--- flow/design.v ---
module floating_Mult(
    input               clk, 
    input               rst,
    input       [31:0]  OperandA,
    input       [31:0]  OperandB,
    input               in_valid,
    output              zero_exponent,  
    output              Exception,  
    output              NaN,  
    output reg          out_valid,
    output reg  [31:0]  out
);
    reg sign_out;
    reg normalize;  
    reg [7:0] Exponent_out;
    reg [22:0] Mantissa_out;
    reg [23:0] OperandA_reg, OperandB_reg;  
    reg [47:0] Mantissa_product;
    localparam BIAS = 127;
    always @(*) begin
        out = 32'b0;
        out_valid = 1'b0;
        sign_out = 1'b0;
        normalize = 1'b0;
        Exponent_out = 8'b0;
        Mantissa_out = 23'b0;
        OperandA_reg = 24'b0;
        OperandB_reg = 24'b0;
        Mantissa_product = 48'b0;
        if(~rst) begin
            out = 32'b0;
            out_valid = 1'b0;
        end
        else if(in_valid) begin 
            sign_out = OperandA[31] ^ OperandB[31];
       		OperandA_reg = (|OperandA[30:23]) ? {1'b1, OperandA[22:0]} : {1'b0, OperandA[22:0]};
            OperandB_reg = (|OperandB[30:23]) ? {1'b1, OperandB[22:0]} : {1'b0, OperandB[22:0]};
            Mantissa_product = OperandA_reg * OperandB_reg;
            normalize = Mantissa_product[47];  
            if(~normalize && ~zero_exponent) begin
      			Mantissa_product = Mantissa_product << 1 ;
      			Mantissa_out = Mantissa_product[46:24] + Mantissa_product[23] ;  
      			normalize = Mantissa_product[47];
      			Exponent_out = (OperandA[30:23] + OperandB[30:23] - BIAS);
    		end
  			else begin
  				Mantissa_out = Mantissa_product [46:24];  
  				Exponent_out = (OperandA[30:23] + OperandB[30:23] - BIAS) + normalize;
  			end
            if (zero_exponent) begin
                out = 32'b0;
                out_valid = 1'b1;
            end
            else if(NaN) begin
                out = {sign_out,8'b1111_1111, 23'b111_1111_1111_1111_1111_1111};
                out_valid = 1'b1;
            end
            else if(Exception) begin
                out = {sign_out,8'b1111_1111,23'b0};
                out_valid = 1'b1;
            end
            else if (normalize) begin
                out = {sign_out, Exponent_out, Mantissa_out};
                out_valid = 1'b1;
            end
        end
        else begin  
            out = 32'b0;
            out_valid = 1'b0;
        end
    end
    assign Exception = ( ( (&OperandA[30:23]) && (OperandA[22:0] == 0) )   || ( (&OperandB[30:23]) && (OperandB[22:0] == 0) ) ) ? 1'b1 : 1'b0;
    assign zero_exponent = ((OperandA[30:23] == 0) | (OperandB[30:23] == 0)) ? 1'b1 : 1'b0;
    assign NaN =( ( (OperandA[30:23] == 8'b1111_1111) && (OperandA [22:0] != 23'b0) ) || ( (OperandB[30:23] == 8'b1111_1111) && (OperandB [22:0] != 23'b0) ) ) ? 1 : 0; 
endmodule
module Adder(
    input               clk,
    input               rst,
    input       [31:0]  OperandA,
    input       [31:0]  OperandB,
    input               in_valid,
    output              Exception,  
    output              zero_exponent,
    output              NaN,
    output reg out_valid,
output reg [31:0] out
    );
reg signA;
reg [23:0] mantissaA;
reg [7:0] expA;
reg signB;
reg [23:0] mantissaB;
reg [7:0] expB, expB_new;
reg [24:0] mantissa_sum;
reg [23:0] mantissaB_shift;
reg sign_out;
reg [7:0] exp_out;
reg [22:0] mantissa_out;
reg [8:0] Diff_exponent;  
integer norm_i;
always @(*) begin
    out = 32'b0;
    out_valid = 1'b0;
    expB_new = 8'b0;
    mantissa_sum = 25'b0;
    mantissaB_shift = 24'b0;
    sign_out = 1'b0;
    exp_out = 8'b0;
    mantissa_out = 23'b0;
    Diff_exponent = 9'b0;
    signA = OperandA [31];
    expA = OperandA [30:23];
    mantissaA = (|OperandA[30:23]) ? {1'b1, OperandA[22:0]} : {1'b0, OperandA[22:0]};
    signB = OperandB [31];
    expB = OperandB [30:23];
    mantissaB = (|OperandB[30:23]) ? {1'b1, OperandB[22:0]} : {1'b0, OperandB[22:0]};
    if (~rst) begin
        out = 32'b0;
        out_valid = 1'b0;
    end
    else if(in_valid) begin
       if (expA < expB) begin
            {signA, expA, mantissaA, signB, expB, mantissaB} = {signB, expB, mantissaB, signA, expA, mantissaA};
        end
        Diff_exponent = expA - expB ;
        expB_new = expB + Diff_exponent ;
        mantissaB_shift = (Diff_exponent > 0) ? mantissaB >> Diff_exponent : mantissaB ;
        exp_out = expA;
        if(signA == signB) begin
            mantissa_sum = mantissaA + mantissaB_shift;
            sign_out = signA;
        end
        else begin
        if(mantissaA >= mantissaB_shift) begin
            mantissa_sum = mantissaA - mantissaB_shift;
            sign_out = signA;
        end
        else begin
            mantissa_sum = mantissaB_shift - mantissaA;
            sign_out = signB ;
        end
        end
        if(mantissa_sum[24]) begin
            mantissa_sum = mantissa_sum >> 1;  
            exp_out = exp_out + 1 ;
        end 
        for (norm_i = 0; norm_i < 24; norm_i = norm_i + 1)
            if (~ mantissa_sum[23] & (|mantissa_sum) )
            begin
            mantissa_sum = mantissa_sum << 1;
            exp_out = exp_out - 1;
            end
        mantissa_out = mantissa_sum[22:0];
         if(NaN) begin
            out = {sign_out,8'b1111_1111, 23'b111_1111_1111_1111_1111_1111};
            out_valid = 1'b1;
        end
        else if(Exception) begin
            out = {sign_out,8'b1111_1111,23'b0};
            out_valid = 1'b1;
        end
        else begin
            out = {sign_out, exp_out, mantissa_out};
            out_valid = 1'b1;
        end
    end
    else begin
        out_valid = 1'b0;
    end
end
assign NaN =( ( (OperandA[30:23] == 8'b1111_1111) && (OperandA [22:0] != 23'b0) ) || ( (OperandB[30:23] == 8'b1111_1111) && (OperandB [22:0] != 23'b0) ) ) ? 1 : 0;
assign Exception = ( ( (&OperandA[30:23]) && (OperandA[22:0] == 0) )   || ( (&OperandB[30:23]) && (OperandB[22:0] == 0) ) ) ? 1'b1 : 1'b0;
endmodule 
module Accumulator(
    input               clk, 
    input               rst,
    input    [31:0]     IN1,
    input               in_valid,
    input [7:0]         kernel_size,
    output reg [31:0]   Accumulator,
    output reg              output_valid
    );
wire [31:0] out;
wire [15:0] counter_tmp;
reg  [15:0] counter ;
assign counter_tmp = kernel_size*kernel_size;
always @(posedge clk or negedge rst) begin
    if(~rst) begin
        Accumulator <= 0;
        output_valid <= 0;
        counter <= 0;
    end
    else if (in_valid) begin
      counter <= counter + 1 ;
        if (counter == counter_tmp-1)
          begin
            counter <= 0;
            output_valid <= 1;
            Accumulator <= (counter == 0) ? IN1 : out;  
          end
        else if (counter == 0)begin
          Accumulator <= IN1;  
          output_valid <= 0;
        end
       else
         begin
        Accumulator <= out;
        output_valid <= 0;
         end
    end
    else begin
      Accumulator <= Accumulator;  
      output_valid <= 0;
      end
end
        Adder add_inst(
            .clk(clk),
            .rst(rst),
            .OperandA(IN1),
            .OperandB(Accumulator),
            .in_valid(in_valid),
            .Exception(),
            .zero_exponent(),
            .NaN(),
            .out_valid(),
            .out(out)
        );
endmodule 
module conv_mac (
    input         clk,
    input         rst,           
    input         in_valid,
    input  [31:0] OperandA,      
    input  [31:0] OperandB,      
    input  [7:0]  kernel_size,
    output        out_valid,
    output [31:0] result
);
wire        acc_en;
wire [31:0] mult_result;
floating_Mult multiplier(
    .clk(clk),
    .rst(rst),
    .OperandA(OperandA),
    .OperandB(OperandB),
    .in_valid(in_valid),
    .zero_exponent(),
    .Exception(),
    .NaN(),
    .out_valid(acc_en),
    .out(mult_result)
);
Accumulator accumulator(
    .clk(clk),
    .rst(rst),
    .IN1(mult_result),
    .in_valid(acc_en),
    .Accumulator(result),
    .output_valid(out_valid),
    .kernel_size(kernel_size)
);
endmodule
--- flow/run.sh ---
#!/bin/bash
# the make line also repeats each setting of config.mk as NAME=value (left out here)
make -C /OpenROAD-flow-scripts/flow DESIGN_CONFIG=/design/flow/config.mk WORK_HOME=/design/flow/orfs CLKGATE_MAP_FILE= finish
--- flow/constraint.sdc ---
create_clock -name core_clock -period 29.2 [get_ports {clk}]
set_input_delay 5.8400 -clock core_clock [delete_from_list [all_inputs] [get_ports {clk}]]
set_output_delay 5.8400 -clock core_clock [all_outputs]
set_load 0.01 [all_outputs]
--- flow/config.mk ---
export PLATFORM = sky130hd
export DESIGN_NAME = conv_mac
export DESIGN_NICKNAME = conv_mac
export VERILOG_FILES = /design/flow/design.v
export SDC_FILE = /design/flow/constraint.sdc
export NUM_CORES = 4
export LEC_CHECK = 0
export CAP_MARGIN = 20
export CORE_MARGIN = 2
export CORE_UTILIZATION = 70
export CTS_CLUSTER_DIAMETER = 324
export MAX_ROUTING_LAYER = met4
export SETUP_SLACK_MARGIN = -2.0
export SLEW_MARGIN = 20
==> Slide: Implementation Results, run 1 <==
Key Metrics from the Run

Logic synthesis
  • Yosys chip area: 42650 sq um
  • Flops after synth: ~49
  • Synth area leaders: fa_1, ha_1, nand2_1
  • Mean Syn Cell Area: 7.342 sq um
  • Ys async rst share: 100.0%
  • Netlist Area Pre-Place: 42650 sq um
  • Multiplexer share: under 10%
  • Floorplan Nets: 6729
  • Yosys adder share: 33.85%
  • Comb area leader: adder cells
  • Ao+oa area frac: around a fifth
  • Synth cell types: 119
  • XOR Share, Synth: 5.621%
  • Ys flop type: dfrtp_1
  • Syn. warnings: 3
  • Most common cell in the netlist: nand2_1
  • Largest area contributor in the netlist: fa_1
  • Post-synth top cells: nand2_1, inv_1, fa_1, nor2_1, ha_1
  • And+or+nand+nor area frac: 24.82%
  • # Cells Yosys: 5809
  • EDFF count, synth: 0
  • Synthesized instance count: 5809
  • Synth Seq Share: 2.875%
  • Top cell area share: between 20% and 30%

Global routing
  • Overall Global Routing Usage: 86.37%
  • GR Overflow Total: approximately 300

Floorplan
  • Core Region: 60250 sq um
  • Chip Area: about 63000 sq um
  • Initial Util: 70.79%
  • Chip Height: 250.8 microns
  • Chip width: between 200 and 300 microns
  • Row Count: ~90
  • I/O pin cnt: approximately 110

Clock network
  • Post-CTS Hold Fix Bufs: 0
  • Root buf cell: clkbuf_16
  • Clock sink total: 49
  • Htree depth: 2
  • Clock buffer count from CTS: 5
  • Max clock buf depth: 2

Place
  • Pre-CTS setup slack: -5125 ps
  • Final GP Congestion: 1.264
  • Final HPWL DP: 153700 microns
  • IO Port Bufs: approximately 110
  • Cells after DPL: 7919

Outcome
  • Failed at: global routing (5_1_grt)
  • Status: aborted with a tool error
  • Err: [ERROR GRT-0116] Global routing finished with congestion. Check the congestion regions in the DRC Viewer.
metal layers:
layer  global-route usage (%)  GRT overflow
met5                        -             -
met4                    81.92           100
met3                    76.31            21
met2                    97.90           156
met1                    84.90            25
through the flow:
step	instance area [sq um]	hold WS [ps]
after CTS	56830	616.5
after detailed placement	55770	601.3
after global placement	55750	562.4
after floorplan	43530	515.0
timing repair:
| item | 4_1_cts |
|---|---|
| setup endpoints to repair | 10 |
| cloned | 1 |
| resized | 188 |
| pin swaps | 82 |
| setup buffers | 35 |
==> run 2, diff against run 1 <==
ABC_AREA = 1   (was default)
CAP_MARGIN = 5   (was 20)
CELL_PAD_IN_SITES_DETAIL_PLACEMENT = 0   (was default)
CELL_PAD_IN_SITES_GLOBAL_PLACEMENT = 0   (was default)
CORE_UTILIZATION = 72   (was 70)
CTS_CLUSTER_DIAMETER = 348   (was 324)
CTS_CLUSTER_SIZE = 15   (was default)
MIN_ROUTING_LAYER = met1   (was default)
PLACE_DENSITY_LB_ADDON = 0.02   (was default)
SETUP_SLACK_MARGIN = 5.0   (was -2.0)
clock period = 37.3 ns   (was 29.2 ns; I/O delays follow)
==> run 2 against run 1 <==
  * The run again fails in global routing (5_1_grt)
  * Synthesized area is 3.7% higher
  * Die area grew 0.81%
  * Synthesized cell count increased by 25%
==> Slide: Implementation Results, run 2 <==
Key Metrics from the Run

Logic synthesis
  • Ao+oa area frac: 8.184% (-11 points)
  • Top cell area share: 23.31% (-0.86 points)
  • Netlist Area Pre-Place: 44230 sq um (+3.7%)
  • Most common cell in the netlist: nand2_1
  • Floorplan Nets: 8192 (+22%)
  • Post-synth top cells: nand2_1, inv_1, nor2_1, fa_1, nand3_1
  • Mean Syn Cell Area: 6.082 sq um (-17%)
  • Comb area leader: simple AND/OR/NAND/NOR gates
  • Yosys adder share: 32.64% (-1.2 points)
  • Synth cell types: 67 (-44%)
  • Syn. warnings: 3 (unchanged)
  • And+or+nand+nor area frac: 35.62% (+11 points)
  • Multiplexer share: 0.3621% (-3.9 points)
  • Ys async rst share: 100.0% (unchanged)
  • Yosys chip area: 44230 sq um (+3.7%)
  • Flops after synth: 49 (unchanged)
  • XOR Share, Synth: 4.846% (-0.78 points)
  • Ys flop type: dfrtp_1
  • # Cells Yosys: 7272 (+25%)
  • Synth area leaders: fa_1, nand2_1, inv_1
  • Largest area contributor in the netlist: fa_1
  • EDFF count, synth: 0 (unchanged)
  • Synthesized instance count: 7272 (+25%)
  • Synth Seq Share: 2.772% (-0.10 points)

Clock network
  • Max clock buf depth: 2 (unchanged)
  • Post-CTS Hold Fix Bufs: 0 (unchanged)
  • Clock sink total: 49 (unchanged)
  • Root buf cell: clkbuf_16
  • Htree depth: 2 (unchanged)
  • Clock buffer count from CTS: 5 (unchanged)

Floorplan
  • I/O pin cnt: 108 (unchanged)
  • Initial Util: 73.01% (+2.2 points)
  • Chip width: 251.9 microns (+0.41%)
  • Core Region: 60580 sq um (+0.56%)
  • Chip Area: 63430 sq um (+0.81%)
  • Chip Height: 251.9 microns (+0.41%)
  • Row Count: 90 (unchanged)

Outcome
  • Status: aborted with a tool error
  • Err: [ERROR GRT-0232] Routing congestion too high. Check the congestion heatmap in the GUI.
  • Failed at: global routing (5_1_grt)

Place
  • Final HPWL DP: 114400 microns (-26%)
  • Final GP Congestion: 1.225 (-3.1%)
  • IO Port Bufs: 107 (unchanged)
  • Pre-CTS setup slack: -1096 ps (+4029 ps)

Global routing
  • GR Overflow Total: 523
  • Overall Global Routing Usage: 81.12%
==> run 2: per-layer routing <==
metal  global-route usage (%)  GRT overflow
met1                    81.87            50
met3                    66.71            43
met5                        -             -
met4                    72.63           141
met2                    95.23           289
==> run 2: per-stage QoR <==
| stage | std cells | util [%] | setup TNS (ps) | area (sq um) |
|---|---|---|---|---|
| after detailed placement | 8073 | 77.82 | -7017 | 47150 |
| after CTS | 8228 | 82.49 | 0 | 49970 |
| after global placement | 8073 | 77.80 | -1582 | 47140 |
| after floorplan | 7272 | - | 0 | 45000 |
==> run 2: timing repair <==
item                       CTS
gates cloned                36
setup endpoints to repair   20
setup buffers              111
pin swaps                  122
resized                    386
==> run 3, diff against run 2 <==
CAP_MARGIN = 20   (was 5)
CELL_PAD_IN_SITES_DETAIL_PLACEMENT = 2   (was 0)
CELL_PAD_IN_SITES_GLOBAL_PLACEMENT = default   (was 0)
CORE_UTILIZATION = 40   (was 72)
CTS_CLUSTER_DIAMETER = default   (was 348)
CTS_CLUSTER_SIZE = default   (was 15)
GPL_TIMING_DRIVEN = 0   (was default)
MAX_ROUTING_LAYER = default   (was met4)
MIN_ROUTING_LAYER = default   (was met1)
PLACE_DENSITY_LB_ADDON = default   (was 0.02)
SETUP_SLACK_MARGIN = default   (was 5.0)
SLEW_MARGIN = 0   (was 20)
TNS_END_PERCENT = 65   (was default)
clock period = 43.3 ns   (was 37.3 ns; I/O delays follow)
==> run 3 against run 2 <==
  * The run fails in clock tree synthesis (4_1_cts)
  * Die area grew 79%
  * Synthesized cell count did not move
  * Synthesized area is the same
==> Slide: Implementation Results, run 3 <==
Key Metrics from the Run

Outcome
  • Status: aborted with a tool error
  • Failed at: clock tree synthesis (4_1_cts)
  • Err: [ERROR DPL-0033] detailed placement checks failed during check placement.

Logic synthesis
  • Most common cell in the netlist: nand2_1
  • Mean Syn Cell Area: 6.082 sq um (unchanged)
  • XOR Share, Synth: 4.846% (unchanged)
  • Flops after synth: 49 (unchanged)
  • Synth Seq Share: 2.772% (unchanged)
  • Post-synth top cells: nand2_1, inv_1, nor2_1, fa_1, nand3_1
  • Ys flop type: dfrtp_1
  • Comb area leader: simple AND/OR/NAND/NOR gates
  • Largest area contributor in the netlist: fa_1
  • Synthesized instance count: 7272 (unchanged)
  • Top cell area share: 23.31% (unchanged)
  • # Cells Yosys: 7272 (unchanged)
  • Synth area leaders: fa_1, nand2_1, inv_1
  • Netlist Area Pre-Place: 44230 sq um (unchanged)
  • And+or+nand+nor area frac: 35.62% (unchanged)
  • Ys async rst share: 100.0% (unchanged)
  • Yosys adder share: 32.64% (unchanged)
  • Synth cell types: 67 (unchanged)
  • Ao+oa area frac: 8.184% (unchanged)
  • Multiplexer share: 0.3621% (unchanged)
  • Yosys chip area: 44230 sq um (unchanged)
  • EDFF count, synth: 0 (unchanged)
  • Floorplan Nets: 8192 (unchanged)
  • Syn. warnings: 3 (unchanged)

Place
  • Final HPWL DP: 272700 microns (+140%)
  • IO Port Bufs: 66 (-38%)
  • Pre-CTS setup slack: -9143 ps (-8047 ps)
  • Final GP Congestion: 0.9936 (-19%)

Floorplan
  • I/O pin cnt: 108 (unchanged)
  • Initial Util: 40.46% (-33 points)
  • Chip Area: 113300 sq um (+79%)
  • Row Count: 121 (+34%)
  • Core Region: 109300 sq um (+80%)
  • Chip width: 336.5 microns (+34%)
  • Chip Height: 336.5 microns (+34%)
-- run 3: through the flow --
stage / area [sq um] / TNS (ps) / instances
2_1_floorplan: 44230 / 0 / 7272
3_3_place_gp: 46740 / -20320 / 8814
3_5_place_dp: 46760 / -114650 / 8817
==> run 4, diff against run 3 <==
ABC_AREA = default   (was 1)
CELL_PAD_IN_SITES_DETAIL_PLACEMENT = default   (was 2)
CORE_UTILIZATION = 70   (was 40)
GPL_TIMING_DRIVEN = default   (was 0)
MAX_ROUTING_LAYER = met4   (was default)
SETUP_SLACK_MARGIN = -2.0   (was default)
SLEW_MARGIN = 20   (was 0)
TNS_END_PERCENT = default   (was 65)
clock period = 30.2 ns   (was 43.3 ns; I/O delays follow)
==> run 4 against run 3 <==
  * The run fails in global routing (5_1_grt)
  * Synthesized cell count decreased by 20%
  * Synthesized area decreased by 3.6%
  * Die area decreased by 44%
==> Slide: Implementation Results, run 4 <==
Key Metrics from the Run

Outcome
  • Status: aborted with a tool error
  • Failed at: global routing (5_1_grt)
  • Err: [ERROR GRT-0116] Global routing finished with congestion. Check the congestion regions in the DRC Viewer.

Logic synthesis
  • Synth Seq Share: 2.875% (+0.10 points)
  • Yosys chip area: 42650 sq um (-3.6%)
  • Largest area contributor in the netlist: fa_1
  • Flops after synth: 49 (unchanged)
  • Syn. warnings: 3 (unchanged)
  • Ao+oa area frac: 18.99% (+11 points)
  • Yosys adder share: 33.85% (+1.2 points)
  • XOR Share, Synth: 5.621% (+0.78 points)
  • Most common cell in the netlist: nand2_1
  • Ys async rst share: 100.0% (unchanged)
  • Synth area leaders: fa_1, ha_1, nand2_1
  • Ys flop type: dfrtp_1
  • Floorplan Nets: 6729 (-18%)
  • Top cell area share: 24.17% (+0.86 points)
  • Post-synth top cells: nand2_1, inv_1, fa_1, nor2_1, ha_1
  • # Cells Yosys: 5809 (-20%)
  • Synthesized instance count: 5809 (-20%)
  • Mean Syn Cell Area: 7.342 sq um (+21%)
  • Synth cell types: 119 (+78%)
  • Netlist Area Pre-Place: 42650 sq um (-3.6%)
  • And+or+nand+nor area frac: 24.82% (-11 points)
  • Comb area leader: adder cells
  • EDFF count, synth: 0 (unchanged)
  • Multiplexer share: 4.301% (+3.9 points)

Place
  • Final HPWL DP: 157800 microns (-42%)
  • Final GP Congestion: 1.239 (+25%)
  • IO Port Bufs: 107 (+62%)

Floorplan
  • Chip Height: 250.8 microns (-25%)
  • Core Region: 60250 sq um (-45%)
  • Chip width: 250.8 microns (-25%)
  • Row Count: 90 (-26%)
  • Chip Area: 62920 sq um (-44%)
  • Initial Util: 70.79% (+30 points)
  • I/O pin cnt: 108 (unchanged)

Global routing
  • Overall Global Routing Usage: 83.87%
  • GR Overflow Total: 630

Clock network
  • Post-CTS Hold Fix Bufs: 0
  • Root buf cell: clkbuf_16
  • Clock buffer count from CTS: 5
  • Max clock buf depth: 2
  • Htree depth: 2
  • Clock sink total: 49
run 4: layer usage:
| metal | overflow | global-route usage [%] |
|---|---|---|
| met4 | 205 | 84.67 |
| met2 | 361 | 98.97 |
| met1 | 30 | 80.96 |
| met3 | 34 | 68.19 |
| met5 | - | - |
run 4: timing repair:
action	4_1_cts
resized	104
endpoints found under the setup margin	7
pin swaps	28
buffers inserted	19
cloned	0
endpoints found under the hold margin	0
run 4: stage by stage:
step                      instances  setup WS, ps  cell area (sq um)  hold WS, ps
after CTS                      7951         -3621              56340        584.7
after floorplan                5809         -1999              43000        515.0
after detailed placement       7927         -5019              55620        579.1
after global placement         7927         -3442              55620        545.1
==> run 5, diff against run 4 <==
ABC_AREA = 1   (was default)
CAP_MARGIN = 15   (was 20)
CELL_PAD_IN_SITES_DETAIL_PLACEMENT = 0   (was default)
CELL_PAD_IN_SITES_GLOBAL_PLACEMENT = 1   (was default)
CORE_UTILIZATION = 65   (was 70)
CTS_CLUSTER_DIAMETER = 196   (was default)
MIN_ROUTING_LAYER = met1   (was default)
SETUP_SLACK_MARGIN = default   (was -2.0)
clock period = 32.6 ns   (was 30.2 ns; I/O delays follow)
==> run 5 against run 4 <==
  * The flow stops in global placement without I/O (3_1_place_gp_skip_io)
  * Die area up 11%
  * Synthesized area up 3.7%
  * Synthesized cell count up 25%
==> Slide: Implementation Results, run 5 <==
Key Metrics from the Run

Outcome
  • Status: aborted with a tool error
  • Failed at: global placement without I/O (3_1_place_gp_skip_io)
  • Err: [ERROR GPL-0301] Utilization 106.074 % exceeds 100%.

Logic synthesis
  • Yosys adder share: 32.64% (-1.2 points)
  • Largest area contributor in the netlist: fa_1
  • Synth area leaders: fa_1, nand2_1, inv_1
  • Floorplan Nets: 8192 (+22%)
  • Ys async rst share: 100.0% (unchanged)
  • Flops after synth: 49 (unchanged)
  • Synth cell types: 67 (-44%)
  • Comb area leader: simple AND/OR/NAND/NOR gates
  • EDFF count, synth: 0 (unchanged)
  • Mean Syn Cell Area: 6.082 sq um (-17%)
  • # Cells Yosys: 7272 (+25%)
  • Ao+oa area frac: 8.184% (-11 points)
  • Top cell area share: 23.31% (-0.86 points)
  • Synth Seq Share: 2.772% (-0.10 points)
  • Syn. warnings: 3 (unchanged)
  • Netlist Area Pre-Place: 44230 sq um (+3.7%)
  • Ys flop type: dfrtp_1
  • Synthesized instance count: 7272 (+25%)
  • Multiplexer share: 0.3621% (-3.9 points)
  • Post-synth top cells: nand2_1, inv_1, nor2_1, fa_1, nand3_1
  • And+or+nand+nor area frac: 35.62% (+11 points)
  • Most common cell in the netlist: nand2_1
  • XOR Share, Synth: 4.846% (-0.78 points)
  • Yosys chip area: 44230 sq um (+3.7%)

Floorplan
  • Initial Util: 65.74% (-5.0 points)
  • Core Region: 67280 sq um (+12%)
  • Chip Height: 264.9 microns (+5.6%)
  • Row Count: 95 (+5.6%)
  • Chip Area: 70150 sq um (+11%)
  • Chip width: 264.9 microns (+5.6%)
==> run 6, diff against run 5 <==
CAP_MARGIN = 0   (was 15)
CELL_PAD_IN_SITES_DETAIL_PLACEMENT = default   (was 0)
CELL_PAD_IN_SITES_GLOBAL_PLACEMENT = default   (was 1)
CORE_UTILIZATION = 72   (was 65)
CTS_CLUSTER_DIAMETER = 238   (was 196)
CTS_CLUSTER_SIZE = 99   (was default)
MAX_ROUTING_LAYER = default   (was met4)
MIN_ROUTING_LAYER = default   (was met1)
PLACE_DENSITY = 0.43   (was default)
SETUP_SLACK_MARGIN = 3.23   (was default)
TNS_END_PERCENT = 10   (was default)
clock period = 25.1 ns   (was 32.6 ns; I/O delays follow)
==> run 6 against run 5 <==
  * Synthesized area stayed put
  * Synthesized cell count is the same
  * Die area fell by 9.6%
  * The run fails in clock tree synthesis (4_1_cts)
==> Slide: Implementation Results, run 6 <==
Key Metrics from the Run

Outcome
  • Status: aborted with a tool error
  • Failed at: clock tree synthesis (4_1_cts)
  • Err: [ERROR DPL-0033] detailed placement checks failed during check placement.

Logic synthesis
  • Ao+oa area frac: 8.184% (unchanged)
  • Most common cell in the netlist: nand2_1
  • Synth Seq Share: 2.772% (unchanged)
  • Yosys chip area: 44230 sq um (unchanged)
  • Yosys adder share: 32.64% (unchanged)
  • Top cell area share: 23.31% (unchanged)
  • XOR Share, Synth: 4.846% (unchanged)
  • Ys async rst share: 100.0% (unchanged)
  • Post-synth top cells: nand2_1, inv_1, nor2_1, fa_1, nand3_1
  • # Cells Yosys: 7272 (unchanged)
  • Comb area leader: simple AND/OR/NAND/NOR gates
  • Syn. warnings: 3 (unchanged)
  • And+or+nand+nor area frac: 35.62% (unchanged)
  • Synthesized instance count: 7272 (unchanged)
  • Floorplan Nets: 8192 (unchanged)
  • Ys flop type: dfrtp_1
  • Netlist Area Pre-Place: 44230 sq um (unchanged)
  • Synth area leaders: fa_1, nand2_1, inv_1
  • Largest area contributor in the netlist: fa_1
  • Multiplexer share: 0.3621% (unchanged)
  • Synth cell types: 67 (unchanged)
  • Flops after synth: 49 (unchanged)
  • Mean Syn Cell Area: 6.082 sq um (unchanged)
  • EDFF count, synth: 0 (unchanged)

Floorplan
  • Row Count: 90 (-5.3%)
  • Initial Util: 73.01% (+7.3 points)
  • Chip Area: 63430 sq um (-9.6%)
  • Chip width: 251.9 microns (-4.9%)
  • Core Region: 60580 sq um (-9.9%)
  • Chip Height: 251.9 microns (-4.9%)
  • I/O pin cnt: 108

Place
  • Pre-CTS setup slack: -10600 ps
  • IO Port Bufs: 107
  • Final HPWL DP: 166700 microns
  • Final GP Congestion: 1.139
==> run 6: per-stage QoR <==
| stage | hold WS [ps] | cells | area (sq um) |
|---|---|---|---|
| floorplan | 556.8 | 7272 | 45000 |
| global placement | 581.2 | 9378 | 57630 |
| detailed placement | 609.3 | 9378 | 57630 |
==> run 7, diff against run 6 <==
ABC_AREA = 0   (was 1)
CAP_MARGIN = 15   (was 0)
CELL_PAD_IN_SITES_DETAIL_PLACEMENT = 1   (was default)
CELL_PAD_IN_SITES_GLOBAL_PLACEMENT = 2   (was default)
CORE_ASPECT_RATIO = 0.6   (was default)
CORE_MARGIN = 6   (was 2)
CORE_UTILIZATION = 21   (was 72)
CTS_CLUSTER_DIAMETER = 225   (was 238)
CTS_CLUSTER_SIZE = 37   (was 99)
GPL_TIMING_DRIVEN = 0   (was default)
MAX_ROUTING_LAYER = met4   (was default)
MIN_ROUTING_LAYER = met2   (was default)
PLACE_DENSITY = default   (was 0.43)
PLACE_DENSITY_LB_ADDON = 0.24   (was default)
SETUP_SLACK_MARGIN = default   (was 3.23)
TNS_END_PERCENT = default   (was 10)
clock period = 64.1 ns   (was 25.1 ns; I/O delays follow)
==> run 7 against run 6 <==
  * The flow stops in global routing (5_1_grt)
  * Die area increased to 3.4 times the previous value
  * Synthesized cell count down 20%
  * Synthesized area decreased by 3.6%
==> Slide: Implementation Results, run 7 <==
Key Metrics from the Run

Outcome
  • Status: aborted with a tool error
  • Failed at: global routing (5_1_grt)
  • Err: [ERROR GRT-0116] Global routing finished with congestion. Check the congestion regions in the DRC Viewer.

Place
  • Final GP Congestion: 1.064 (-6.5%)
  • IO Port Bufs: 91 (-15%)
  • Final HPWL DP: 200600 microns (+20%)

Floorplan
  • Chip width: 593.8 microns (+140%)
  • Chip Height: 361.1 microns (+43%)
  • I/O pin cnt: 108 (unchanged)
  • Row Count: 127 (+41%)
  • Core Region: 200700 sq um (+230%)
  • Chip Area: 214400 sq um (+240%)
  • Initial Util: 21.25% (-52 points)

Logic synthesis
  • And+or+nand+nor area frac: 24.82% (-11 points)
  • Multiplexer share: 4.301% (+3.9 points)
  • Ys flop type: dfrtp_1
  • Flops after synth: 49 (unchanged)
  • Syn. warnings: 3 (unchanged)
  • # Cells Yosys: 5809 (-20%)
  • Synth cell types: 119 (+78%)
  • Post-synth top cells: nand2_1, inv_1, fa_1, nor2_1, ha_1
  • Most common cell in the netlist: nand2_1
  • Yosys adder share: 33.85% (+1.2 points)
  • Synth Seq Share: 2.875% (+0.10 points)
  • Largest area contributor in the netlist: fa_1
  • Netlist Area Pre-Place: 42650 sq um (-3.6%)
  • Yosys chip area: 42650 sq um (-3.6%)
  • Synth area leaders: fa_1, ha_1, nand2_1
  • Mean Syn Cell Area: 7.342 sq um (+21%)
  • Top cell area share: 24.17% (+0.86 points)
  • Ao+oa area frac: 18.99% (+11 points)
  • XOR Share, Synth: 5.621% (+0.78 points)
  • Comb area leader: adder cells
  • Floorplan Nets: 6729 (-18%)
  • Ys async rst share: 100.0% (unchanged)
  • EDFF count, synth: 0 (unchanged)
  • Synthesized instance count: 5809 (-20%)

Clock network
  • Clock sink total: 49
  • Post-CTS Setup Bufs: 0
  • Max clock buf depth: 2
  • Htree depth: 2
  • Post-CTS Resized: 0
  • Root buf cell: clkbuf_16
  • Clock buffer count from CTS: 5
  • Post-CTS Hold Fix Bufs: 0

Global routing
  • Overall Global Routing Usage: 42.49%
  • GR Overflow Total: 96
[run 7: layer usage]
layer / global-route usage (%) / overflow
met5: - / -
met2: 43.09 / 1
met4: 10.60 / 1
met3: 61.44 / 94
met1: - / -
[run 7: through the flow]
stage | std cells | cell area [sq um] | worst slack [ps] | hold WS, ps
floorplan | 5809 | 42650 | 23640 | 515.0
detailed placement | 8614 | 47080 | 12890 | 614.0
CTS | 8622 | 47240 | 13050 | 627.3
global placement | 8609 | 46950 | 12290 | 594.1
==> run 8, diff against run 7 <==
ABC_AREA = 1   (was 0)
CELL_PAD_IN_SITES_GLOBAL_PLACEMENT = 0   (was 2)
CORE_ASPECT_RATIO = 1.74   (was 0.6)
CORE_MARGIN = 7   (was 6)
CTS_CLUSTER_DIAMETER = 114   (was 225)
MAX_ROUTING_LAYER = met5   (was met4)
MIN_ROUTING_LAYER = met1   (was met2)
clock period = 41.8 ns   (was 64.1 ns; I/O delays follow)
==> run 8 against run 7 <==
  * The run now finishes clean
  * Synthesized area is 3.7% higher
  * Synthesized cell count increased by 25%
  * Die area up 4.6%
==> Slide: Implementation Results, run 8 <==
Key Metrics from the Run

Logic synthesis
  • Ys async rst share: 100.0% (unchanged)
  • Netlist Area Pre-Place: 44230 sq um (+3.7%)
  • Largest area contributor in the netlist: fa_1
  • Comb area leader: simple AND/OR/NAND/NOR gates
  • Top cell area share: 23.31% (-0.86 points)
  • Synth area leaders: fa_1, nand2_1, inv_1
  • EDFF count, synth: 0 (unchanged)
  • Most common cell in the netlist: nand2_1
  • Multiplexer share: 0.3621% (-3.9 points)
  • And+or+nand+nor area frac: 35.62% (+11 points)
  • Ao+oa area frac: 8.184% (-11 points)
  • Synth Seq Share: 2.772% (-0.10 points)
  • Yosys chip area: 44230 sq um (+3.7%)
  • XOR Share, Synth: 4.846% (-0.78 points)
  • Yosys adder share: 32.64% (-1.2 points)
  • Mean Syn Cell Area: 6.082 sq um (-17%)
  • Synth cell types: 67 (-44%)
  • Floorplan Nets: 8192 (+22%)
  • # Cells Yosys: 7272 (+25%)
  • Synthesized instance count: 7272 (+25%)
  • Ys flop type: dfrtp_1
  • Post-synth top cells: nand2_1, inv_1, nor2_1, fa_1, nand3_1
  • Syn. warnings: 3 (unchanged)
  • Flops after synth: 49 (unchanged)

Floorplan
  • Row Count: 222 (+75%)
  • I/O pin cnt: 108 (unchanged)
  • Core Region: 209700 sq um (+4.5%)
  • Initial Util: 21.09% (-0.16 points)
  • Chip Area: 224200 sq um (+4.6%)
  • Chip Height: 619.4 microns (+72%)
  • Chip width: 361.9 microns (-39%)

Final timing
  • Post-layout period usage: 96.50%
  • Relative slew slack: around 13%
  • Slew Viols, Final: 0
  • FMAX: 24.79 MHz
  • Final setup fails: 0
  • Period minus WS final: 40340 ps
  • Max Clock Skew: around 12 ps
  • Slew @ Worst Pin: 1304 ps
  • Hold Fails Final Rpt: 0

Global routing
  • Initial antenna violation count: 5
  • GR Overflow Total: 0
  • Met3 Usage GRT: 1.505%
  • Largest net degree at the start of global routing: 35
  • Gr busiest metal: met2
  • Vias in the first global route: roughly 53000
  • GRT met1 Usage: 16.92%
  • Global Route met2 Usage: 37.27%
  • Overall Global Routing Usage: 18.29%
  • Global-route wire length before repair: 316300 microns

Worst setup path
  • Setup crit start kind: input port
  • Critical Path Sink: accumulator.Accumulator[27]
  • Reg2reg start: accumulator.Accumulator[30]
  • Critical path arrival: 40510 ps
  • Worst r2r dst: accumulator.Accumulator[27]
  • Critical path required time: 41970 ps
  • Kind of cell adding the most delay to the critical path: simple AND/OR/NAND/NOR gates
  • Worst Setup Path Type: input port to register
  • Critical Path Max Stage Delay: 810 ps
  • CP Capture Type: register
  • Crit path launch: OperandA[14]
  • FF-to-FF setup slack: roughly 17000 ps
  • Crit-path most repeated cell: nand2_1
  • Reg2reg path depth: 181
  • Worst path bufs/invs: 37
  • Slowest stage cell, crit path: clkbuf_1
  • Worst path depth: 211
  • CP max FO: 10

Worst hold path
  • Type of the tightest min-delay check: register to register
  • Hold Path Depth: 2
  • Hold Crit Start: accumulator.counter[10]
  • Hold Path End: accumulator.counter[10]

Place
  • IO Port Bufs: 66 (-27%)
  • Final HPWL DP: 185300 microns (-7.6%)
  • Final GP Congestion: 0.9823 (-7.7%)
  • Placed Area: 48420 sq um (+2.8%)

Cells and area
  • Post-route design area: 51370 sq um
  • Final cell utilization of the core: 24.49%
  • Area Growth Syn to Fin: 16.14%
  • Post-layout nets: between 8000 and 9000
  • Filler Cell Count: ~27000

Clock network
  • Root buf cell: clkbuf_16
  • Max clock buf depth: 2 (unchanged)
  • Clock sink total: 49 (unchanged)
  • Clk slew on worst S/H paths: 80 ps
  • Htree depth: 2 (unchanged)
  • CTS tree: yes
  • Clock buffer count from CTS: 5 (unchanged)
  • Clk latency late pin: about 320 ps

Detailed routing
  • Post-DRT Antenna Nets: 0
  • Routed wire per std cell: 20.92 microns
  • Vias per std cell: 4.700
  • DRT iter0 DRCs: 2133
  • Drt drc: 0
  • DR vias: around 48000
  • TritonRoute pass-1 iters: 5
  • Routed wire length: 214500 microns

Outcome
  • Status: finished clean

Run
  • OpenROAD warnings: around 80
  • Maxcap violations: 0
==> run 8: metrics by stage <==
| step | setup TNS, ps | hold WS (ps) | setup slack (ps) | std cells |
|---|---|---|---|---|
| after CTS | 0 | 615.0 | 13.83 | 10180 |
| after global routing | -1195 | 658.7 | -279.0 | 10250 |
| final | 0 | 613.9 | 1463 | 10250 |
| after global placement | -78520 | 596.7 | -6977 | 10140 |
| after floorplan | 0 | 556.8 | 6046 | 7272 |
| after detailed placement | -72440 | 602.6 | -6785 | 10140 |
==> run 8: timing repair <==
action,CTS,global route
endpoints found under the setup margin,19,7
resized,248,350
hold buffers,0,0
setup buffers,29,65
pin swaps,32,92
cloned,3,6
==> run 8: layout make-up <==
cell class / instances / area, sq um / share of cell area (%)
clock inverter: 2 / 13.76 / 0.02679
timing repair buffer: 165 / 1513 / 2.945
inverter: 1474 / 5579 / 10.86
clock buffer: 6 / 138.9 / 0.2704
buffer: 286 / 1624 / 3.162
tap: 2800 / 3503 / 6.820
antenna: 4 / 10.01 / 0.01949
multi-input combinational: 5467 / 37760 / 73.51
sequential: 49 / 1226 / 2.387
==> run 8: routing by layer <==
layer | vias to the layer above | share of wire (%)
li1 | 22470 | -
met1 | 23800 | 33
met2 | 1216 | 55
met3 | 700 | 3.1
met4 | 2 | 8.8
met5 | - | 0.0033
==> run 9, diff against run 8 <==
CAP_MARGIN = 20   (was 15)
CELL_PAD_IN_SITES_DETAIL_PLACEMENT = 0   (was 1)
CELL_PAD_IN_SITES_GLOBAL_PLACEMENT = default   (was 0)
CORE_ASPECT_RATIO = 1.22   (was 1.74)
CORE_MARGIN = 10   (was 7)
CORE_UTILIZATION = 20   (was 21)
CTS_CLUSTER_DIAMETER = 53   (was 114)
CTS_CLUSTER_SIZE = default   (was 37)
MAX_ROUTING_LAYER = met4   (was met5)
MIN_ROUTING_LAYER = met2   (was met1)
PLACE_DENSITY_LB_ADDON = 0.29   (was 0.24)
SLEW_MARGIN = 0   (was 20)
TNS_END_PERCENT = 65   (was default)
clock period = 43.3 ns   (was 41.8 ns; I/O delays follow)
==> run 9 against run 8 <==
  * Non-clock buffer count fell by 15
  * Setup slack improved by 640 ps
  * Global-route usage up 8.8 points
  * Hold slack worse by 0.71 ps
  * Via count rose by 36%
  * Core utilization decreased by 1.4 points
  * Wire length shrank 1.3%
==> Slide: Implementation Results, run 9 <==
Key Metrics from the Run

Worst setup path
  • Kind of cell adding the most delay to the critical path: simple AND/OR/NAND/NOR gates
  • Worst r2r dst: accumulator.Accumulator[29]
  • Critical path arrival: 41390 ps (+880 ps)
  • Critical Path Max Stage Delay: 760 ps (-50 ps)
  • CP Capture Type: register
  • Setup crit start kind: input port
  • Worst path depth: 210 (-0.47%)
  • CP max FO: 10 (unchanged)
  • Crit path launch: OperandB[16]
  • Critical Path Sink: accumulator.Accumulator[29]
  • Worst Setup Path Type: input port to register
  • Worst path bufs/invs: 39 (+5.4%)
  • Critical path required time: 43500 ps (+1530 ps)
  • Slowest stage cell, crit path: clkbuf_1
  • Reg2reg start: accumulator.Accumulator[25]
  • Crit-path most repeated cell: nand2_1
  • Reg2reg path depth: 179 (-1.1%)
  • FF-to-FF setup slack: 17860 ps (+930 ps)

Detailed routing
  • Routed wire per std cell: 20.50 microns (-2.0%)
  • Routed wire length: 211700 microns (-1.3%)
  • TritonRoute pass-1 iters: 10 (+5)
  • Routed wl met3: 84530 microns (+1200%)
  • DRT iter0 DRCs: 12150 (+470%)
  • DR vias: 65310 (+36%)
  • Drt drc: 0 (unchanged)
  • Top Metal Used: met4
  • DR WL met2: 107900 microns (-8.1%)
  • Post-DRT Antenna Nets: 0 (unchanged)
  • Met1 Wirelength: 0 microns (-100%)
  • Vias per std cell: 6.323 (+35%)

Final timing
  • Post-layout period usage: 95.14% (-1.4 points)
  • Period minus WS final: between 40000 and 50000 ps
  • Relative slew slack: 3.713% (-9.0 points)
  • Slew Viols, Final: 0 (unchanged)
  • Slew @ Worst Pin: 1429 ps (+125.4 ps)
  • FMAX: 24.28 MHz
  • Final setup fails: 0 (unchanged)
  • Hold Fails Final Rpt: 0 (unchanged)
  • Max Clock Skew: 17.69 ps (+5.620 ps)

Worst hold path
  • Hold Crit Start: accumulator.counter[15]
  • Hold Path End: accumulator.counter[15]
  • Hold Path Depth: 2 (unchanged)
  • Type of the tightest min-delay check: register to register

Floorplan
  • Chip Area: 240500 sq um (+7.3%)
  • Chip Height: 539.4 microns (-13%)
  • I/O pin cnt: 108 (unchanged)
  • Chip width: 445.8 microns (+23%)
  • Core Region: 219900 sq um (+4.9%)
  • Row Count: 190 (-14%)
  • Initial Util: 20.11% (-0.98 points)

Clock network
  • CTS tree: yes
  • Root buf cell: clkbuf_16
  • Clock sink total: 49 (unchanged)
  • Clk slew on worst S/H paths: 80 ps (about the same)
  • Clk latency late pin: 300 ps (-20 ps)
  • Clock buffer count from CTS: 5 (unchanged)
  • Max clock buf depth: 2 (unchanged)
  • Htree depth: 2 (unchanged)

Place
  • Final GP Congestion: 1.058 (+7.7%)
  • IO Port Bufs: 66 (unchanged)
  • Placed Area: 48560 sq um (+0.28%)
  • Cells after DPL: 10230 (+0.86%)
  • Final HPWL DP: 172200 microns (-7.0%)

Logic synthesis
  • Largest area contributor in the netlist: fa_1
  • Netlist Area Pre-Place: 44230 sq um (unchanged)
  • Yosys chip area: 44230 sq um (unchanged)
  • Syn. warnings: 3 (unchanged)
  • Synth area leaders: fa_1, nand2_1, inv_1
  • EDFF count, synth: 0 (unchanged)
  • Post-synth top cells: nand2_1, inv_1, nor2_1, fa_1, nand3_1
  • Top cell area share: 23.31% (unchanged)
  • Yosys adder share: 32.64% (unchanged)
  • Synth cell types: 67 (unchanged)
  • Ys flop type: dfrtp_1
  • Ys async rst share: 100.0% (unchanged)
  • Floorplan Nets: 8192 (unchanged)
  • Flops after synth: 49 (unchanged)
  • Synth Seq Share: 2.772% (unchanged)
  • Synthesized instance count: 7272 (unchanged)
  • And+or+nand+nor area frac: 35.62% (unchanged)
  • Most common cell in the netlist: nand2_1
  • # Cells Yosys: 7272 (unchanged)
  • Mean Syn Cell Area: 6.082 sq um (unchanged)
  • XOR Share, Synth: 4.846% (unchanged)
  • Multiplexer share: 0.3621% (unchanged)
  • Ao+oa area frac: 8.184% (unchanged)
  • Comb area leader: simple AND/OR/NAND/NOR gates

Run
  • OpenROAD warnings: 82 (unchanged)
  • Maxcap violations: 0 (unchanged)

Global routing
  • Initial antenna violation count: 2 (-3)
  • Vias in the first global route: 70990 (+34%)
  • Overall Global Routing Usage: 27.06% (+8.8 points)
  • Largest net degree at the start of global routing: 34 (-2.9%)
  • Global-route wire length before repair: 311500 microns (-1.5%)
  • GR Overflow Total: 0 (unchanged)

Cells and area
  • Fin cells: 10330 (+0.74%)
  • Area Growth Syn to Fin: 14.95%
  • Post-route design area: 50840 sq um (-1.0%)
  • Post-layout nets: 8350 (-0.22%)

Outcome
  • Status: finished clean
## run 9: final cells by class
cell class,count,area [sq um]
Sequential cell,49,1226
Timing Repair Buffer,151,1410
Antenna cell,18,45.04
Tap cell,2880,3603
Clock buffer,7,152.6
Buffer,285,1506
Inverter,1474,5564
Multi-Input combinational cell,5464,37330
Fill cell,25200,169100
Clock inverter,1,5.005
## run 9: timing repair
action	in CTS	in global routing
resized	56	459
hold buffers	0	0
endpoints found under the setup margin	10	15
setup buffers	4	52
pin swaps	1	53
gates cloned	0	2
## run 9: metrics by stage
stage	worst slack [ps]	setup TNS [ps]	utilization, %	hold slack, ps
floorplan	7246	0	-	556.8
global placement	-4783	-38190	22.05	594.1
detailed placement	-3915	-27180	22.08	605.4
CTS	85.65	0	22.25	614.5
global route	-129.8	-407.3	23.10	650.7
finish	2106	0	23.12	613.2
## run 9: routing by layer
| metal | vias up | track usage (%) |
|---|---|---|
| li1 | 22360 | - |
| met1 | 23480 | - |
| met2 | 17670 | 32.26 |
| met3 | 1801 | 34.94 |
| met4 | 0 | 3.436 |
| met5 | - | - |
==> run 10, diff against run 9 <==
CELL_PAD_IN_SITES_DETAIL_PLACEMENT = default   (was 0)
CORE_ASPECT_RATIO = default   (was 1.22)
CORE_MARGIN = 2   (was 10)
CORE_UTILIZATION = 66   (was 20)
CTS_CLUSTER_DIAMETER = 324   (was 53)
GPL_TIMING_DRIVEN = default   (was 0)
HOLD_SLACK_MARGIN = 0.29   (was default)
MIN_ROUTING_LAYER = default   (was met2)
PLACE_DENSITY_LB_ADDON = default   (was 0.29)
SETUP_SLACK_MARGIN = 5.0   (was default)
SLEW_MARGIN = 20   (was 0)
TNS_END_PERCENT = default   (was 65)
clock period = 24.8 ns   (was 43.3 ns; I/O delays follow)
==> run 10 against run 9 <==
  * The flow now stops in global routing (5_1_grt)
  * Synthesized cell count unchanged
  * Synthesized area did not move
  * Die area fell by 71%
==> Slide: Implementation Results, run 10 <==
Key Metrics from the Run

Outcome
  • Status: aborted with a tool error
  • Failed at: global routing (5_1_grt)
  • Err: [ERROR DPL-0038] Utilization greater than 100%, impossible to legalize

Logic synthesis
  • XOR Share, Synth: 4.846% (unchanged)
  • Synth area leaders: fa_1, nand2_1, inv_1
  • Ys async rst share: 100.0% (unchanged)
  • Most common cell in the netlist: nand2_1
  • Netlist Area Pre-Place: 44230 sq um (unchanged)
  • # Cells Yosys: 7272 (unchanged)
  • Mean Syn Cell Area: 6.082 sq um (unchanged)
  • Synth Seq Share: 2.772% (unchanged)
  • Post-synth top cells: nand2_1, inv_1, nor2_1, fa_1, nand3_1
  • Yosys chip area: 44230 sq um (unchanged)
  • And+or+nand+nor area frac: 35.62% (unchanged)
  • Top cell area share: 23.31% (unchanged)
  • Comb area leader: simple AND/OR/NAND/NOR gates
  • EDFF count, synth: 0 (unchanged)
  • Largest area contributor in the netlist: fa_1
  • Ys flop type: dfrtp_1
  • Ao+oa area frac: 8.184% (unchanged)
  • Yosys adder share: 32.64% (unchanged)
  • Multiplexer share: 0.3621% (unchanged)
  • Synthesized instance count: 7272 (unchanged)
  • Floorplan Nets: 8192 (unchanged)
  • Flops after synth: 49 (unchanged)
  • Synth cell types: 67 (unchanged)
  • Syn. warnings: 3 (unchanged)

Place
  • IO Port Bufs: 107 (+62%)
  • Placed Area: 58100 sq um (+20%)
  • Final GP Congestion: 1.146 (+8.3%)
  • Final HPWL DP: 141800 microns (-18%)

Floorplan
  • Chip Height: 262.9 microns (-51%)
  • Chip width: 262.9 microns (-41%)
  • Initial Util: 66.92% (+47 points)
  • Row Count: 94 (-51%)
  • Core Region: 66100 sq um (-70%)
  • Chip Area: 69100 sq um (-71%)
  • I/O pin cnt: 108 (unchanged)

Clock network
  • Root buf cell: clkbuf_16
  • Max clock buf depth: 2 (unchanged)
  • Clock buffer count from CTS: 5 (unchanged)
  • Htree depth: 2 (unchanged)
  • Clock sink total: 49 (unchanged)
  • Post-CTS Hold Fix Bufs: 0 (unchanged)
==> run 10: repair_timing <==
item	4_1_cts
gates cloned	23
setup endpoints to repair	31
setup buffers	48
resized	224
pin swaps	90
==> run 10: stage by stage <==
step	setup WS [ps]	cells
2_1_floorplan	-5773	7272
3_3_place_gp	-7666	9506
3_5_place_dp	-8901	9506
4_1_cts	-7406	9585
==> run 11, diff against run 10 <==
ABC_AREA = default   (was 1)
CORE_UTILIZATION = 65   (was 66)
CTS_CLUSTER_DIAMETER = default   (was 324)
HOLD_SLACK_MARGIN = default   (was 0.29)
SETUP_SLACK_MARGIN = default   (was 5.0)
clock period = 35.1 ns   (was 24.8 ns; I/O delays follow)
==> run 11 against run 10 <==
  * The flow again stops in global routing (5_1_grt)
  * Synthesized cell count down 20%
  * Synthesized area is 3.6% lower
  * Die area is 2.1% lower
==> Slide: Implementation Results, run 11 <==
Key Metrics from the Run

Outcome
  • Status: aborted with a tool error
  • Failed at: global routing (5_1_grt)

Logic synthesis
  • Mean Syn Cell Area: 7.342 sq um (+21%)
  • Flops after synth: 49 (unchanged)
  • EDFF count, synth: 0 (unchanged)
  • Most common cell in the netlist: nand2_1
  • Ys flop type: dfrtp_1
  • # Cells Yosys: 5809 (-20%)
  • Synth area leaders: fa_1, ha_1, nand2_1
  • Largest area contributor in the netlist: fa_1
  • Yosys chip area: 42650 sq um (-3.6%)
  • And+or+nand+nor area frac: 24.82% (-11 points)
  • Top cell area share: 24.17% (+0.86 points)
  • Synthesized instance count: 5809 (-20%)
  • Ys async rst share: 100.0% (unchanged)
  • Comb area leader: adder cells
  • Syn. warnings: 3 (unchanged)
  • Floorplan Nets: 6729 (-18%)
  • Netlist Area Pre-Place: 42650 sq um (-3.6%)
  • Synth Seq Share: 2.875% (+0.10 points)
  • Post-synth top cells: nand2_1, inv_1, fa_1, nor2_1, ha_1
  • Ao+oa area frac: 18.99% (+11 points)
  • Multiplexer share: 4.301% (+3.9 points)
  • XOR Share, Synth: 5.621% (+0.78 points)
  • Synth cell types: 119 (+78%)
  • Yosys adder share: 33.85% (+1.2 points)

Floorplan
  • I/O pin cnt: 108 (unchanged)
  • Chip Height: 260.2 microns (-1.0%)
  • Chip width: 260.2 microns (-1.0%)
  • Initial Util: 65.92% (-1.0 points)
  • Core Region: 64700 sq um (-2.1%)
  • Chip Area: 67680 sq um (-2.1%)
  • Row Count: 93 (-1.1%)

Clock network
  • Clock sink total: 49 (unchanged)
  • Max clock buf depth: 2 (unchanged)
  • Root buf cell: clkbuf_16
  • Clock buffer count from CTS: 5 (unchanged)
  • Htree depth: 2 (unchanged)

Place
  • Placed Area: 52590 sq um (-9.5%)
  • Final HPWL DP: 139500 microns (-1.6%)
  • Pre-CTS setup slack: -1412 ps (+7489 ps)
  • IO Port Bufs: 107 (unchanged)
  • Final GP Congestion: 1.148 (+0.18%)
==> run 11: what timing repair did <==
| item | 4_1_cts |
|---|---|
| cloned | 0 |
| setup buffers | 3 |
| resized | 55 |
| pin swaps | 10 |
| setup endpoints to repair | 7 |
| hold buffers | 0 |
==> run 11: through the flow <==
| step | std cells | TNS, ps |
|---|---|---|
| detailed placement | 7604 | -9573 |
| floorplan | 5809 | 0 |
| global placement | 7603 | -5147 |
| CTS | 7615 | 0 |
==> run 12, diff against run 11 <==
CAP_MARGIN = 0   (was 20)
CORE_ASPECT_RATIO = 0.52   (was default)
CORE_UTILIZATION = 49   (was 65)
MAX_ROUTING_LAYER = default   (was met4)
TNS_END_PERCENT = 5   (was default)
clock period = 44.0 ns   (was 35.1 ns; I/O delays follow)
==> run 12 against run 11 <==
  * Now clean on timing, DRC and antenna
  * Synthesized cell count is the same
  * Die area grew 32%
  * Synthesized area is the same
==> Slide: Implementation Results, run 12 <==
Key Metrics from the Run

Detailed routing
  • Post-DRT Antenna Nets: 0
  • Drt drc: 0
  • TritonRoute pass-1 iters: 9
  • Routed wire per std cell: ~27 microns
  • DRT iter0 DRCs: 7092
  • DR vias: 45610
  • Vias per std cell: roughly 6.4
  • Routed wire length: 190300 microns

Logic synthesis
  • Comb area leader: adder cells
  • Yosys chip area: 42650 sq um (unchanged)
  • # Cells Yosys: 5809 (unchanged)
  • Post-synth top cells: nand2_1, inv_1, fa_1, nor2_1, ha_1
  • Yosys adder share: 33.85% (unchanged)
  • Synth Seq Share: 2.875% (unchanged)
  • Ao+oa area frac: 18.99% (unchanged)
  • Synth cell types: 119 (unchanged)
  • XOR Share, Synth: 5.621% (unchanged)
  • Netlist Area Pre-Place: 42650 sq um (unchanged)
  • Syn. warnings: 3 (unchanged)
  • Synth area leaders: fa_1, ha_1, nand2_1
  • Floorplan Nets: 6729 (unchanged)
  • Largest area contributor in the netlist: fa_1
  • Flops after synth: 49 (unchanged)
  • Top cell area share: 24.17% (unchanged)
  • Synthesized instance count: 5809 (unchanged)
  • Multiplexer share: 4.301% (unchanged)
  • Ys flop type: dfrtp_1
  • And+or+nand+nor area frac: 24.82% (unchanged)
  • Ys async rst share: 100.0% (unchanged)
  • Most common cell in the netlist: nand2_1
  • EDFF count, synth: 0 (unchanged)
  • Mean Syn Cell Area: 7.342 sq um (unchanged)

Worst hold path
  • Hold Crit Start: accumulator.counter[0]
  • Hold Path Depth: 1
  • Type of the tightest min-delay check: register to register
  • Hold Path End: accumulator.counter[0]

Worst setup path
  • Critical path arrival: about 43000 ps
  • CP Capture Type: register
  • Critical Path Max Stage Delay: 1190 ps
  • Worst path depth: 128
  • Critical path required time: 44190 ps
  • Kind of cell adding the most delay to the critical path: AND-OR/OR-AND gates
  • Slowest stage cell, crit path: clkdlybuf4s50_1
  • Reg2reg start: accumulator.Accumulator[25]
  • CP max FO: 35
  • Setup crit start kind: input port
  • Critical Path Sink: accumulator.Accumulator[30]
  • Crit-path most repeated cell: ha_1
  • FF-to-FF setup slack: 17820 ps
  • Reg2reg path depth: 102
  • Worst Setup Path Type: input port to register
  • Worst path bufs/invs: 20
  • Crit path launch: OperandA[11]
  • Worst r2r dst: accumulator.Accumulator[30]

Floorplan
  • Row Count: 77 (-17%)
  • I/O pin cnt: 108 (unchanged)
  • Chip Height: 216.7 microns (-17%)
  • Initial Util: 49.85% (-16 points)
  • Chip width: 413.1 microns (+59%)
  • Core Region: 85550 sq um (+32%)
  • Chip Area: 89540 sq um (+32%)

Final timing
  • Post-layout period usage: 97.62%
  • FMAX: 23.28 MHz
  • Slew @ Worst Pin: 1324 ps
  • Period minus WS final: 42950 ps
  • Final setup fails: 0
  • Hold Fails Final Rpt: 0
  • Slew Viols, Final: 0
  • Max Clock Skew: 9.156 ps
  • Relative slew slack: between 10% and 20%

Global routing
  • Initial antenna violation count: 2
  • Overall Global Routing Usage: 41.86%
  • Vias in the first global route: 42830
  • GR Overflow Total: 0
  • Largest net degree at the start of global routing: 52
  • Global-route wire length before repair: 280800 microns

Clock network
  • CTS tree: yes
  • Clock sink total: 49 (unchanged)
  • Post-CTS Hold Fix Bufs: 0 (unchanged)
  • Clock buffer count from CTS: 5 (unchanged)
  • Htree depth: 2 (unchanged)
  • Max clock buf depth: 2 (unchanged)
  • Clk latency late pin: 310 ps
  • Clk slew on worst S/H paths: roughly 70 ps
  • Root buf cell: clkbuf_16

Cells and area
  • Post-route design area: approximately 47000 sq um
  • Area Growth Syn to Fin: 9.734%
  • Final cell utilization of the core: 54.70%
  • Fin cells: 7106
  • Post-layout nets: 6878

Place
  • Final HPWL DP: 160300 microns (+15%)
  • IO Port Bufs: 107 (unchanged)
  • Final GP Congestion: 1.154 (+0.51%)
  • Placed Area: 46570 sq um (-11%)
  • Cells after DPL: 7095 (-6.7%)

Run
  • OpenROAD warnings: between 80 and 90
  • Maxcap violations: 0

Outcome
  • Status: finished clean
-- run 12: cell type report --
class                   count  area (sq um)
fillers                  8436         38750
multi-input cells        4705         37480
repair buffers            460          3749
inverters                 737          2766
well taps                1145          1433
flip-flops and latches     49          1226
clock buffers               6         128.9
clock inverters             2         15.01
diodes                      2         5.005
-- run 12: routing by layer --
metal  global-route usage [%]  share of wire (%)  vias up  wire length, microns
met3                    25.57                 19      227                 36200
li1                         -                  -    19900                     -
met4                    4.461                1.2       18                  2377
met5                    9.159               0.70        -                  1329
met2                    45.92                 32     3254                 60860
met1                    65.84                 47    22210                 89540
-- run 12: metrics by stage --
| stage | setup TNS [ps] | hold slack [ps] | worst slack (ps) |
|---|---|---|---|
| final | 0 | 576.3 | 1047 |
| after global routing | -22.49 | 627.5 | -22.49 |
| after CTS | 0 | 578.8 | 2097 |
| after detailed placement | 0 | 567.6 | 1853 |
| after global placement | 0 | 551.0 | 2337 |
| after floorplan | 0 | 515.0 | 7555 |
-- run 12: what timing repair did --
item,in CTS,in global routing
setup buffers,0,0
gates resized,0,13
setup endpoints to repair,0,7
==> run 13, diff against run 12 <==
CELL_PAD_IN_SITES_DETAIL_PLACEMENT = 0   (was default)
CORE_ASPECT_RATIO = default   (was 0.52)
CORE_MARGIN = 8   (was 2)
CORE_UTILIZATION = 22   (was 49)
PLACE_DENSITY = 0.64   (was default)
SETUP_SLACK_MARGIN = 0.57   (was default)
TNS_END_PERCENT = default   (was 5)
clock period = 28.5 ns   (was 44.0 ns; I/O delays follow)
==> run 13 against run 12 <==
  * Now fails the layout checks on setup timing
  * Setup slack got worse by 4900 ps
  * Critical path depth increased by 18
  * Synthesized area is the same
  * Clock skew rose by 13 ps
  * Core utilization is 21 points lower
  * First-iteration DRC count shrank 47%
  * Cell count up 42%
  * Critical path type unchanged
  * Hold slack improved by 9.4 ps
  * Via count increased by 9.5%
  * Sequential cell count unchanged
  * Cell area grew 39%
==> Slide: Implementation Results, run 13 <==
Key Metrics from the Run

Logic synthesis
  • Yosys chip area: 42650 sq um (unchanged)
  • Largest area contributor in the netlist: fa_1
  • Synth Seq Share: 2.875% (unchanged)
  • Ys async rst share: 100.0% (unchanged)
  • Mean Syn Cell Area: 7.342 sq um (unchanged)
  • Top cell area share: 24.17% (unchanged)
  • Multiplexer share: 4.301% (unchanged)
  • Flops after synth: 49 (unchanged)
  • Yosys adder share: 33.85% (unchanged)
  • Netlist Area Pre-Place: 42650 sq um (unchanged)
  • Most common cell in the netlist: nand2_1
  • Post-synth top cells: nand2_1, inv_1, fa_1, nor2_1, ha_1
  • Synth cell types: 119 (unchanged)
  • Ao+oa area frac: 18.99% (unchanged)
  • XOR Share, Synth: 5.621% (unchanged)
  • EDFF count, synth: 0 (unchanged)
  • Synth area leaders: fa_1, ha_1, nand2_1
  • Synthesized instance count: 5809 (unchanged)
  • And+or+nand+nor area frac: 24.82% (unchanged)
  • Floorplan Nets: 6729 (unchanged)
  • Ys flop type: dfrtp_1
  • Syn. warnings: 3 (unchanged)
  • # Cells Yosys: 5809 (unchanged)
  • Comb area leader: adder cells

Worst setup path
  • Kind of cell adding the most delay to the critical path: buffers and inverters
  • Slowest stage cell, crit path: fa_1
  • Setup crit start kind: input port
  • Crit path launch: OperandA[9]
  • Critical path required time: 28710 ps (-15480 ps)
  • Worst r2r dst: accumulator.Accumulator[30]
  • Crit-path most repeated cell: buf_4
  • Reg2reg start: accumulator.Accumulator[25]
  • CP Capture Type: register
  • Reg2reg path depth: 118 (+16%)
  • Critical Path Max Stage Delay: 580 ps (-610 ps)
  • CP max FO: 7 (-80%)
  • Critical path arrival: 32570 ps (-10580 ps)
  • Worst Setup Path Type: input port to register
  • Critical Path Sink: accumulator.Accumulator[30]
  • FF-to-FF setup slack: 7750 ps (-10070 ps)
  • Worst path bufs/invs: 58 (+190%)
  • Worst path depth: 146 (+14%)

Final timing
  • Slew @ Worst Pin: 951.1 ps (-372.8 ps)
  • Slew Viols, Final: 0 (unchanged)
  • Unrepaired setup endpoints after global routing: true
  • Hold Fails Final Rpt: 0 (unchanged)
  • Relative slew slack: 36.38% (+25 points)
  • Setup TNS: -32560 ps (-32560 ps)
  • Post-layout period usage: 113.6% (+16 points)
  • Slack of the critical path: -3867 ps (-4914 ps)
  • Max Clock Skew: 22.14 ps (+12.98 ps)
  • FMAX: 30.90 MHz
  • Period minus WS final: 32370 ps
  • Final setup fails: 14 (+14)

Floorplan
  • Row Count: 161 (+110%)
  • Chip width: 456.3 microns (+10%)
  • Chip Area: 208200 sq um (+130%)
  • Initial Util: 22.15% (-28 points)
  • Core Region: 192600 sq um (+130%)
  • Chip Height: 456.3 microns (+110%)
  • I/O pin cnt: 108 (unchanged)

Detailed routing
  • Post-DRT Antenna Nets: 0 (unchanged)
  • DR vias: 49930 (+9.5%)
  • Routed wire per std cell: 18.80 microns (-30%)
  • DRT iter0 DRCs: 3774 (-47%)
  • Vias per std cell: 4.945 (-23%)
  • Routed wire length: 189800 microns (-0.29%)
  • TritonRoute pass-1 iters: 6 (-3)
  • Drt drc: 0 (unchanged)

Run
  • Maxcap violations: 0 (unchanged)
  • OpenROAD warnings: 85 (+3.7%)

Cells and area
  • Post-layout nets: 8488 (+23%)
  • Fin cells: 10100 (+42%)
  • Area Growth Syn to Fin: 52.94%

Place
  • Final HPWL DP: 155000 microns (-3.3%)
  • Cells after DPL: 9830 (+39%)
  • IO Port Bufs: 107 (unchanged)
  • Final GP Congestion: 0.9953 (-14%)

Global routing
  • Largest net degree at the start of global routing: 41 (-21%)
  • Overall Global Routing Usage: 17.37% (-24 points)
  • Vias in the first global route: 52150 (+22%)
  • Global-route wire length before repair: 294900 microns (+5.0%)
  • Initial antenna violation count: 2 (unchanged)
  • GR Overflow Total: 0 (unchanged)

Outcome
  • Failed Checks: setup timing
  • Status: complete, but fails checks

Worst hold path
  • Hold Path Depth: 1 (unchanged)
  • Hold Crit Start: accumulator.counter[0]
  • Hold Path End: accumulator.counter[0]
  • Type of the tightest min-delay check: register to register

Clock network
  • Root buf cell: clkbuf_16
  • Clock sink total: 49 (unchanged)
  • Htree depth: 2 (unchanged)
  • CTS tree: yes
  • Clock buffer count from CTS: 5 (unchanged)
  • Clk latency late pin: 340 ps (+30 ps)
  • Post-CTS Hold Fix Bufs: 0 (unchanged)
  • Clk slew on worst S/H paths: 100 ps (+30 ps)
  • Max clock buf depth: 2 (unchanged)
==> run 13: layout make-up <==
class | instances | area (sq um)
multi-input cells | 4707 | 40830
repair buffers | 2067 | 17050
diodes | 1 | 2.502
inverters | 737 | 2784
flip-flops and latches | 49 | 1226
repair inverters | 1 | 8.758
well taps | 2526 | 3161
fillers | 19920 | 127400
clock buffers | 5 | 125.1
clock inverters | 3 | 43.79
==> run 13: through the flow <==
step | utilization (%) | setup slack (ps) | cell area, sq um | hold WS (ps)
floorplan | - | -2668 | 43560 | 515.0
global placement | 30.89 | -5747 | 59480 | 556.8
detailed placement | 30.89 | -5798 | 59490 | 569.4
global route | 33.87 | -4825 | 65230 | 639.1
CTS | 33.09 | -3386 | 63720 | 586.0
finish | 33.87 | -3867 | 65230 | 585.7
==> run 13: repair_timing <==
item,CTS,global route
resized,736,249
pin swaps,301,161
setup endpoints to repair,18,18
buffers inserted,187,56
gates cloned,14,0
==> run 13: per-layer routing <==
metal | global-route usage, % | vias up | share of wire, %
li1 | - | 23100 | -
met1 | 21.20 | 24510 | 40
met2 | 30.15 | 1823 | 48
met3 | 1.556 | 493 | 5.5
met4 | 9.480 | 2 | 6.8
met5 | 0 | - | 0.0037
